==> job 5458 <==
## ATCONV
module  ATCONV(
	input		clk,
	input		reset,
	output 	    busy,	
	input		ready,	
	output reg	[11:0]	iaddr,
	input signed [12:0]	idata,
	output	reg 	cwr,
	output  reg	[11:0]	caddr_wr,
	output reg 	[12:0] 	cdata_wr,
	output	reg 	crd,
	output reg	[11:0] 	caddr_rd,
	input 	[12:0] 	cdata_rd,
	output reg 	csel
	);
export LEC_CHECK = 0
export CAP_MARGIN = 15
export CORE_ASPECT_RATIO = 0.5
export CORE_MARGIN = 2
export CORE_UTILIZATION = 38
export CTS_CLUSTER_DIAMETER = 386
export CTS_CLUSTER_SIZE = 99
export PLACE_DENSITY_LB_ADDON = 0.28
export SLEW_MARGIN = 5
export TNS_END_PERCENT = 15
create_clock -name core_clock -period 10.0 [get_ports {clk}]
run.sh (not shown) runs the stock make flow with config.mk's settings and CLKGATE_MAP_FILE=.
==> inputs of job 8804, as changes to job 5458 <==
Settings changed: ABC_AREA set to 0, CAP_MARGIN 15 to 0, CELL_PAD_IN_SITES_GLOBAL_PLACEMENT set to 1, CORE_ASPECT_RATIO 0.5 to 0.84, CORE_UTILIZATION 38 to 22, CTS_CLUSTER_DIAMETER 386 to 245, CTS_CLUSTER_SIZE 99 to not set, GPL_ROUTABILITY_DRIVEN set to 0, MAX_ROUTING_LAYER set to met5, MIN_ROUTING_LAYER set to met2, PLACE_DENSITY_LB_ADDON 0.28 to 0.27, SETUP_SLACK_MARGIN set to 1.37, SLEW_MARGIN 5 to 20.
==> qor summary <==
Placeable core region: job 5458 30240 um^2; job 8804 52410 um^2
Crit path time final: job 5458 8775 ps; job 8804 8379 ps
Average wire per standard cell: job 5458 17.13 um; job 8804 17.18 um
Highest Clock Rate: job 5458 114.0 MHz; job 8804 119.3 MHz
Worst reg2reg path endpoint: job 5458 conv_sum[15]$_DFFE_PP_; job 8804 conv_sum[16]$_DFFE_PP_
Placement Rows: job 5458 45; job 8804 77
Post-Place Setup Slack: job 5458 834.6 ps; job 8804 906.3 ps
R2r worst-path depth: job 5458 28; job 8804 27
Result of the run: job 5458 no timing/DRC/antenna violations; job 8804 no timing/DRC/antenna violations
Number of nets in the finished design: job 5458 1591; job 8804 1595
Post-Layout Inst Area: job 5458 13390 um^2; job 8804 13900 um^2
Final core utilization: job 5458 0.4429; job 8804 0.2652
Launch instance of the worst min-delay path: job 5458 iaddr[6]$_DFFE_PP0P_; job 8804 caddr_wr[10]$_DFFE_PP0P_
Clock latency reported for the late side of the worst-skew pair: job 5458 420 ps; job 8804 440 ps

==> build 24 <==
==> flow/design.v <==
`timescale 1ns/10ps
module  ATCONV(
	input		clk,
	input		reset,
	output 	    busy,	
	input		ready,	
	output reg	[11:0]	iaddr,
	input signed [12:0]	idata,
	output	reg 	cwr,
	output  reg	[11:0]	caddr_wr,
	output reg 	[12:0] 	cdata_wr,
	output	reg 	crd,
	output reg	[11:0] 	caddr_rd,
	input 	[12:0] 	cdata_rd,
	output reg 	csel
	);
	reg [2:0] cur_state, next_state;
	localparam IDLE = 3'd0;
	localparam READ_IMAGE = 3'd1;
	localparam WRITE_MEM0 = 3'd2;
	localparam READ_MEM0 = 3'd3;
	localparam WRITE_MEM1 = 3'd4;
	localparam FINISH = 3'd5;
	reg [5:0] col, row;
	reg [4:0] tempX_L0, tempY_L0;
	reg [3:0] cnt;
	wire [3:0] is_pad;
	assign is_pad[0] = (col < 6'd2);
	assign is_pad[1] = (col > 6'd61);
	assign is_pad[2] = (row < 6'd2);
	assign is_pad[3] = (row > 6'd61);
	assign busy = !(cur_state == FINISH || cur_state == IDLE);
    reg signed [12:0] kernal;
	reg signed [29:0] conv_sum;
	reg [12:0] max;
	always @(posedge clk or posedge reset) begin
		if(reset) cur_state <= IDLE; 
		else cur_state <= next_state;
	end
	always @(*) begin
		case(cur_state)
			IDLE: begin
				if(ready == 1'b1) next_state = READ_IMAGE;
				else next_state = IDLE;
			end
			READ_IMAGE: begin
				if(cnt == 4'd11) next_state = WRITE_MEM0;
				else next_state = READ_IMAGE;
			end
			WRITE_MEM0: begin
				if(row == 6'd63 && col == 6'd63) next_state = READ_MEM0;
				else next_state = READ_IMAGE;
			end
			READ_MEM0: begin
				if(cnt == 4'd5) next_state = WRITE_MEM1;
				else next_state = READ_MEM0;
			end
			WRITE_MEM1: begin
				if(row == 6'd62 && col == 6'd62) next_state = FINISH;
				else next_state = READ_MEM0;
			end
			FINISH: begin
				next_state = IDLE;
			end
			default: begin
				next_state = IDLE;
			end
		endcase
	end
	always @(posedge clk or posedge reset) begin
		if(reset) begin
			col <= 6'd0;
			row <= 6'd0;
			cnt <= 4'd0;
			tempX_L0 <= 5'd0;
			tempY_L0 <= 5'd0;
			csel <= 1'b0;
			cwr <= 1'b0;
			crd <= 1'b0;
			max <= 13'd0;
			iaddr <= 12'd0;
			caddr_rd <= 12'd0;
			caddr_wr <= 12'd0;
			cdata_wr <= 13'd0;
		end
		else begin
			case(cur_state)
				READ_IMAGE: begin
					case(cnt)
						4'd0: begin   
							case({is_pad[2], is_pad[0]})
								2'b00: iaddr <= {row-6'd2, col-6'd2};
								2'b01: iaddr <= {row-6'd2, 6'd0};
								2'b10: iaddr <= {6'd0, col-6'd2};
								2'b11: iaddr <= {6'd0, 6'd0};
						    endcase
							conv_sum <= 30'd0;
						end
						4'd1: begin   
							if(is_pad[2] == 1'b1) iaddr <= {6'd0, col};
							else iaddr <= {row-6'd2, col};
							conv_sum <= $signed(idata) * kernal;
						end
						4'd2: begin   
							case({is_pad[2], is_pad[1]})
								2'b00: iaddr <= {row-6'd2, col+6'd2};
								2'b01: iaddr <= {row-6'd2, 6'd63};
								2'b10: iaddr <= {6'd0, col+6'd2};
								2'b11: iaddr <= {6'd0, 6'd63};
							endcase
							conv_sum <= conv_sum + $signed(idata) * kernal;
						end
						4'd3: begin   
							if(is_pad[0] == 1'b1) iaddr <= {row, 6'd0};
							else iaddr <= {row, col-6'd2};
							conv_sum <= conv_sum + $signed(idata) * kernal;
						end
						4'd4: begin   
							iaddr <= {row, col};
							conv_sum <= conv_sum + $signed(idata) * kernal;
						end
						4'd5: begin   
							if(is_pad[1] == 1'b1) iaddr <= {row, 6'd63};
							else iaddr <= {row, col+6'd2};
							conv_sum <= conv_sum + $signed(idata) * kernal;
						end
						4'd6: begin   
							case({is_pad[3], is_pad[0]})
								2'b00: iaddr <= {row+6'd2, col-6'd2};
								2'b01: iaddr <= {row+6'd2, 6'd0};
								2'b10: iaddr <= {6'd63, col-6'd2};
								2'b11: iaddr <= {6'd63, 6'd0};
							endcase
							conv_sum <= conv_sum + $signed(idata) * kernal;
						end
						4'd7: begin   
							if(is_pad[3] == 1'b1) iaddr <= {6'd63, col};
							else iaddr <= {row+6'd2, col};
							conv_sum <= conv_sum + $signed(idata) * kernal;
						end
						4'd8: begin   
							case({is_pad[3], is_pad[1]})
								2'b00: iaddr <= {row+6'd2, col+6'd2};
								2'b01: iaddr <= {row+6'd2, 6'd63};
								2'b10: iaddr <= {6'd63, col+6'd2};
								2'b11: iaddr <= {6'd63, 6'd63};
							endcase
							conv_sum <= conv_sum + $signed(idata) * kernal;
						end
						4'd9: begin
							conv_sum <= conv_sum + $signed(idata) * kernal;
						end
						4'd10: begin
							conv_sum <= conv_sum + $signed(13'h1FF4);
						end
						4'd11: begin
							caddr_wr <= {row, col};
							cdata_wr <= (conv_sum[16] || conv_sum[16:4] <= 13'd11)? 13'd0 : conv_sum[16:4]-13'd11;
						end
					endcase
					if(cnt == 11) begin
						cnt <= 4'd0;
						cwr <= 1'b1;
						csel <= 1'b0;
					end
					else 
						cnt <= cnt + 4'd1;
				end
				WRITE_MEM0: begin
					cwr <= 1'b0;
					if(col == 6'd63) begin
						col <= 6'd0;
						row <= row + 6'd1;
					end
					else 
						col <= col + 6'd1;
					if(row == 6'd63 && col == 6'd63) begin
						row <= 6'd0;
						col <= 6'd0;
						cwr <= 1'b0;
						crd <= 1'b1;
						csel <= 1'b0;
					end
				end
				READ_MEM0: begin
					case(cnt)
						4'd0: begin
							caddr_rd <= {row, col};
							max <= 13'd0;
						end
						4'd1: begin
							caddr_rd <= {row, col+6'd1};
							max <= cdata_rd;
						end
						4'd2: begin
							caddr_rd <= {row+6'd1, col};
							max <= (max > cdata_rd)? max : cdata_rd; 
						end
						4'd3: begin
							caddr_rd <= {row+6'd1, col+6'd1};
							max <= (max > cdata_rd)? max : cdata_rd; 
						end
						4'd4: begin
							max <= (max > cdata_rd)? max : cdata_rd;
						end
						4'd5: begin 
							caddr_wr <= {tempY_L0, tempX_L0};
							if(max != 13'd0) begin
								if(max[3:0] != 13'd0) cdata_wr <= (max[12:4] + 1) << 4;
								else cdata_wr <= max[12:4] << 4;
							end
							else 
								cdata_wr <= 13'd0;
						end
					endcase
					if(cnt == 4'd5) begin
						cnt <= 4'd0;
						cwr <= 1'b1;
						crd <= 1'b0;
						csel <= 1'b1;
					end
					else 
						cnt <= cnt + 4'd1;
				end
				WRITE_MEM1: begin
					if(tempX_L0 == 5'd31) begin
						tempY_L0 <= tempY_L0 + 5'd1;
						tempX_L0 <= 5'd0;
					end
					else 
						tempX_L0 <= tempX_L0 + 5'd1;
					if(col == 6'd62) begin
						col <= 6'd0;
						row <= row + 6'd2;
					end
					else
						col <= col + 6'd2;
					if(row == 6'd62 && col == 6'd62) begin
						cwr <= 1'b0;
						crd <= 1'b0;
						csel <= 1'b0;
					end
					else begin
						cwr <= 1'b0;
						crd <= 1'b1;
						csel <= 1'b0;
					end
				end
				FINISH: begin
					row <= 6'd0;
					col <= 6'd0;
					tempX_L0 <= 5'd0;
					tempY_L0 <= 5'd0;
				end
			endcase
		end
	end
	always @(*) begin
		case(cnt)
			4'd1: kernal = 13'h1FFF;
			4'd2: kernal = 13'h1FFE;
			4'd3: kernal = 13'h1FFF;
			4'd4: kernal = 13'h1FFC;
			4'd5: kernal = 13'h0010;
			4'd6: kernal = 13'h1FFC;
			4'd7: kernal = 13'h1FFF;
			4'd8: kernal = 13'h1FFE;
			4'd9: kernal = 13'h1FFF;
			default: kernal = 13'h0;
		endcase
	end
endmodule
==> flow/run.sh <==
#!/bin/bash
# the make line also repeats each setting of config.mk as NAME=value (left out here)
make -C /OpenROAD-flow-scripts/flow DESIGN_CONFIG=/design/flow/config.mk WORK_HOME=/design/flow/orfs CLKGATE_MAP_FILE= finish
==> flow/config.mk <==
export PLATFORM = sky130hd
export DESIGN_NAME = ATCONV
export DESIGN_NICKNAME = ATCONV
export VERILOG_FILES = /design/flow/design.v
export SDC_FILE = /design/flow/constraint.sdc
export NUM_CORES = 4
export LEC_CHECK = 0
export CAP_MARGIN = 0
export CELL_PAD_IN_SITES_GLOBAL_PLACEMENT = 0
export CORE_MARGIN = 2
export CORE_UTILIZATION = 72
export CTS_CLUSTER_DIAMETER = 75
export CTS_CLUSTER_SIZE = 24
export PLACE_DENSITY = 0.7
export SLEW_MARGIN = 40
==> flow/constraint.sdc <==
create_clock -name core_clock -period 7.08 [get_ports {clk}]
set_input_delay 1.4160 -clock core_clock [delete_from_list [all_inputs] [get_ports {clk}]]
set_output_delay 1.4160 -clock core_clock [all_outputs]
set_load 0.01 [all_outputs]
==> trial 61 (differences from build 24) <==
Settings changed: CAP_MARGIN 0 to 20, CELL_PAD_IN_SITES_GLOBAL_PLACEMENT 0 to not set, CORE_UTILIZATION 72 to 68, CTS_CLUSTER_DIAMETER 75 to not set, CTS_CLUSTER_SIZE 24 to 60, PLACE_DENSITY 0.7 to not set, SLEW_MARGIN 40 to 20.
==> flow/constraint.sdc (replaced) <==
create_clock -name core_clock -period 7.37 [get_ports {clk}]
set_input_delay 1.4740 -clock core_clock [delete_from_list [all_inputs] [get_ports {clk}]]
set_output_delay 1.4740 -clock core_clock [all_outputs]
set_load 0.01 [all_outputs]
==> comparison table <==
| quantity | build 24 | trial 61 |
|---|---|---|
| Final Util | 93.8% | 84.9% |
| Layout Cell Area excl Fill | 14800 sq um | 14100 sq um |
| Worst slew margin | 28.9% | 27.0% |
| Vias | 12900 | 10500 |
| Post-cts gate resize count | 67 | 19 |
| Type of element launching the critical path | flop | input pin |
| Result of the run | finished with violations | no timing/DRC/antenna violations |
| Violated checks | setup timing | - |
| Placed insts | 1662 | 1667 |
| Fill cell total of the finished layout | 516 | 979 |
| Detailed-route wire length per cell | 28.0 um | 18.4 um |
| Post-route setup slack | -901 ps | 181 ps |
| Routability congestion estimate | 0.960 | 0.932 |
| NonClk Buf Share | 12.7% | 11.3% |
| Routing usage on met2 | 70.8% | 55.2% |
| Met3 wirelength from detailed routing | 7700 um | 2770 um |
| Buf/Inv on CP | 8 | 4 |
